==> lagoon <==
==> flow/design.v <==
`timescale 1ns / 1ps
module apb_master#(parameter addr_width =5 , data_width = 16) (
    input bit pclk,                   
    input bit preset_n,               
    input logic pready,               
    input logic transfer,             
    input logic [data_width - 1 : 0] prdata,  
    input logic [addr_width - 1 : 0] apb_paddr,  
    input logic [data_width - 1 : 0] apb_pwdata,  
    input logic apb_control,          
    output logic [addr_width - 1 : 0] paddr,  
    output logic pselx,               
    output bit penable,               
    output logic pwrite,              
    output logic [data_width - 1 : 0] pwdata,  
    output logic [data_width / 8 - 1 : 0] pstrb,  
    output logic [data_width - 1 : 0] apb_prdata  
);
localparam logic [2:0] idle   = 3'b001;  
localparam logic [2:0] setup  = 3'b010;  
localparam logic [2:0] access = 3'b100;  
logic [2:0] present_state, next_state;   
logic [data_width - 1 : 0] temp_apb_prdata;
always_ff @(posedge pclk, negedge preset_n) begin
    if (!preset_n)
        present_state <= idle;       
    else
        present_state <= next_state;  
end
always_comb begin
    case (present_state)
        idle: begin
            if (transfer) begin
                next_state = setup;
            end else begin
                next_state = idle;
            end
        end
        setup: begin
            if (transfer) begin 
                next_state = access;
            end else begin
                next_state = idle;
            end
        end
        access: begin
            if (pready == 'b1) begin
                next_state = idle;
            end else begin
                next_state = access;  
            end
        end
        default: next_state = idle;   
    endcase
end
always_comb begin
    case (present_state)
        idle: begin
            pselx   = 'b0;   
            penable = 'b0;   
        end
        setup: begin
            pselx   = 'b1;   
            penable = 'b0;   
        end
        access: begin
            pselx   = 'b1;   
            penable = 'b1;   
        end
        default: begin
            pselx   = 'b0;
            penable = 'b0;
        end
    endcase
end           
always_comb begin
    if ((present_state == setup) || (present_state == access)) begin
        paddr = apb_paddr;  
        if (apb_control) begin  
            pwdata = apb_pwdata;
        end else begin  
            pwdata = 'b0;
        end
    end else begin  
        paddr = 'b0;
        pwdata = 'b0;
    end
end
always_ff @(posedge pclk, negedge preset_n) begin
    if (!preset_n) begin
        temp_apb_prdata <= '0;
    end else if (pready && !apb_control) begin
        temp_apb_prdata <= prdata;
    end
end
always_comb begin
    if (pwrite && pselx && penable) begin
        pstrb = {data_width / 8 {1'b1}};
    end else begin
        pstrb = 'b0;  
    end
end
assign pwrite = apb_control;
assign apb_prdata=temp_apb_prdata;
endmodule
`timescale 1ns / 1ps
module apb_slave#(
    parameter addr_width = 5,
    parameter data_width = 16
)(
    input  logic pclk,
    input  logic preset_n,
    input  logic pselx,
    input  logic penable,
    input  logic pwrite,
    input  logic [addr_width - 1 : 0] paddr,
    input  logic [data_width - 1 : 0] pwdata,
    output logic [data_width - 1 : 0] apb_spwdata,
    output logic [data_width - 1 : 0] prdata,
    output logic pready
);
    logic [data_width-1:0] mem [0:2**addr_width]; 
    typedef enum logic [1:0] {
        IDLE = 2'b00,
        SETUP = 2'b01,
        ACCESS = 2'b10
    } state_t;
    state_t present_state, next_state;
    always_ff @(posedge pclk or negedge preset_n) begin
        if (!preset_n)
            present_state <= IDLE;
        else
            present_state <= next_state;
    end 
    always_comb begin
        case (present_state)
            IDLE: begin
                if (pselx && !penable)  
                    next_state = SETUP;
                else
                    next_state = IDLE;
            end
            SETUP: begin
                if (pselx && penable)  
                    next_state = ACCESS;
                else
                    next_state = IDLE;
            end
            ACCESS: begin
                if (!pselx)  
                    next_state = IDLE;
                else
                    next_state = SETUP;  
            end
            default: next_state = IDLE;
        endcase
    end
    always_ff @(posedge pclk or negedge preset_n) begin
        if (!preset_n)
            pready <= 1'b0;
        else if (present_state == ACCESS)
            pready <= 1'b1;
        else
            pready <= 1'b0;
    end
    always_ff @(posedge pclk) begin
       if (pready && pwrite) begin
            mem[paddr] <= pwdata;
            apb_spwdata <= pwdata;
        end
    end
    always_ff @(posedge pclk) begin
        if (pready && !pwrite)
            prdata <= mem[paddr];
    end
endmodule
`timescale 1ns / 1ps
module apb_wrapper#(parameter addr_width = 5, data_width = 16)(
    input bit pclk,                   
    input bit preset_n,               
    input logic transfer,  
    input logic [addr_width - 1 : 0] apb_paddr,  
    input logic [data_width - 1 : 0] apb_pwdata,  
    input logic apb_control ,         
    output logic [data_width - 1 : 0] apb_spwdata,   
    output logic [data_width - 1 : 0] apb_prdata  
    );
    logic [addr_width-1:0] paddr;
    logic pselx;
    bit penable;
    logic pwrite;
    logic [data_width-1:0] pwdata;
    logic [data_width/8-1:0] pstrb; 
    logic                    pready;
    logic [data_width -1:0]  prdata;
    apb_master #(.addr_width(addr_width), .data_width(data_width)) DUT (
        .pclk(pclk),
        .preset_n(preset_n),
        .pready(pready),
        .transfer(transfer),
        .prdata(prdata),
        .apb_paddr(apb_paddr),
        .apb_pwdata(apb_pwdata),
        .apb_control(apb_control),
        .paddr(paddr),
        .pselx(pselx),
        .penable(penable),
        .pwrite(pwrite),
        .pwdata(pwdata),
        .pstrb(pstrb),
        .apb_prdata(apb_prdata)
    );
     apb_slave #(
        .addr_width(addr_width),
        .data_width(data_width)
    ) dut (
        .pclk       (pclk),
        .preset_n   (preset_n),
        .pselx      (pselx),
        .penable    (penable),
        .pwrite     (pwrite),
        .paddr      (paddr),
        .pwdata     (pwdata),
        .apb_spwdata(apb_spwdata),
        .prdata     (prdata),
        .pready     (pready)
    );
endmodule
==> flow/run.sh <==
#!/bin/bash
# the make line also repeats each setting of config.mk as NAME=value (left out here)
make -C /OpenROAD-flow-scripts/flow DESIGN_CONFIG=/design/flow/config.mk WORK_HOME=/design/flow/orfs CLKGATE_MAP_FILE= finish
==> flow/config.mk <==
export PLATFORM = sky130hd
export DESIGN_NAME = apb_wrapper
export DESIGN_NICKNAME = apb_wrapper
export VERILOG_FILES = /design/flow/design.v
export SDC_FILE = /design/flow/constraint.sdc
export NUM_CORES = 4
export LEC_CHECK = 0
export CAP_MARGIN = 20
export CORE_MARGIN = 2
export CORE_UTILIZATION = 49
export CTS_CLUSTER_DIAMETER = 163
export PLACE_DENSITY = 0.69
export SETUP_SLACK_MARGIN = 0.68
export SLEW_MARGIN = 20
==> flow/constraint.sdc <==
create_clock -name core_clock -period 3.35 [get_ports {pclk}]
set_input_delay 0.6700 -clock core_clock [delete_from_list [all_inputs] [get_ports {pclk}]]
set_output_delay 0.6700 -clock core_clock [all_outputs]
set_load 0.01 [all_outputs]
==> quartz (differences from lagoon) <==
- CORE_UTILIZATION: 49 -> 72
- CTS_CLUSTER_DIAMETER: 163 -> not set
- PLACE_DENSITY: 0.69 -> not set
- PLACE_DENSITY_LB_ADDON: not set -> 0.06
- SETUP_SLACK_MARGIN: 0.68 -> not set
==> flow/constraint.sdc (replaced) <==
create_clock -name core_clock -period 2.15 [get_ports {pclk}]
set_input_delay 0.4300 -clock core_clock [delete_from_list [all_inputs] [get_ports {pclk}]]
set_output_delay 0.4300 -clock core_clock [all_outputs]
set_load 0.01 [all_outputs]
==> delta (differences from lagoon) <==
- CORE_UTILIZATION: 49 -> 10
- CTS_CLUSTER_DIAMETER: 163 -> not set
- PLACE_DENSITY: 0.69 -> not set
- SETUP_SLACK_MARGIN: 0.68 -> not set
==> flow/constraint.sdc (replaced) <==
create_clock -name core_clock -period 5.06 [get_ports {pclk}]
set_input_delay 1.0120 -clock core_clock [delete_from_list [all_inputs] [get_ports {pclk}]]
set_output_delay 1.0120 -clock core_clock [all_outputs]
set_load 0.01 [all_outputs]
==> comparison table <==
| quantity | lagoon | delta | quartz |
|---|---|---|---|
| Tool warnings | 27 | 26 | 30 |
| Portion of total power attributed to combinational logic | 4.4% | 4.2% | 6.5% |
| RSZ-0062 raised after global routing | no | no | yes |
| Post-layout utilization of the core | 59.0% | 13.1% | 93.7% |
| Global placer's final weighted congestion | 0.900 | 0.875 | 0.962 |
| Diodes inserted | 1 | 2 | 7 |
| Setup Fix Bufs, Post-CTS | 2 | 0 | 18 |
| Via count | 12800 | 12400 | 16800 |
| Outcome | timing/DRC/antenna clean | timing/DRC/antenna clean | finished with violations |
| Layout check failures | - | - | negative setup slack |
| # rows | 76 | 169 | 63 |
| P_leak | 0.00906 µW | 0.00889 µW | 0.0101 µW |
| Area overhead of the layout relative to synthesis | 18.6% | 30.0% | 29.0% |
| Switch share | 20.7% | 20.9% | 23.9% |
| GRT met1 Usage | 35.3% | 7.27% | 63.9% |
| Num CTS Buffers | 54 | 57 | 53 |
| Number of nets in the finished design | 1411 | 1374 | 1547 |
| Wire length reported by the detailed router | 58.1 mm | 66.6 mm | 88.9 mm |
| Worst-case setup margin in the final layout | 709 ps | 1320 ps | -866 ps |
| Cells after DPL | 1905 | 4111 | 1820 |
| CP most frequent cell | buf_4 | buf_4 | - |
| Seq/total area | 66.6% | 60.7% | 61.2% |
| CP required | 3710 ps | 5360 ps | 2500 ps |
No activity file was given, so power comes from the tool's default toggle rates.
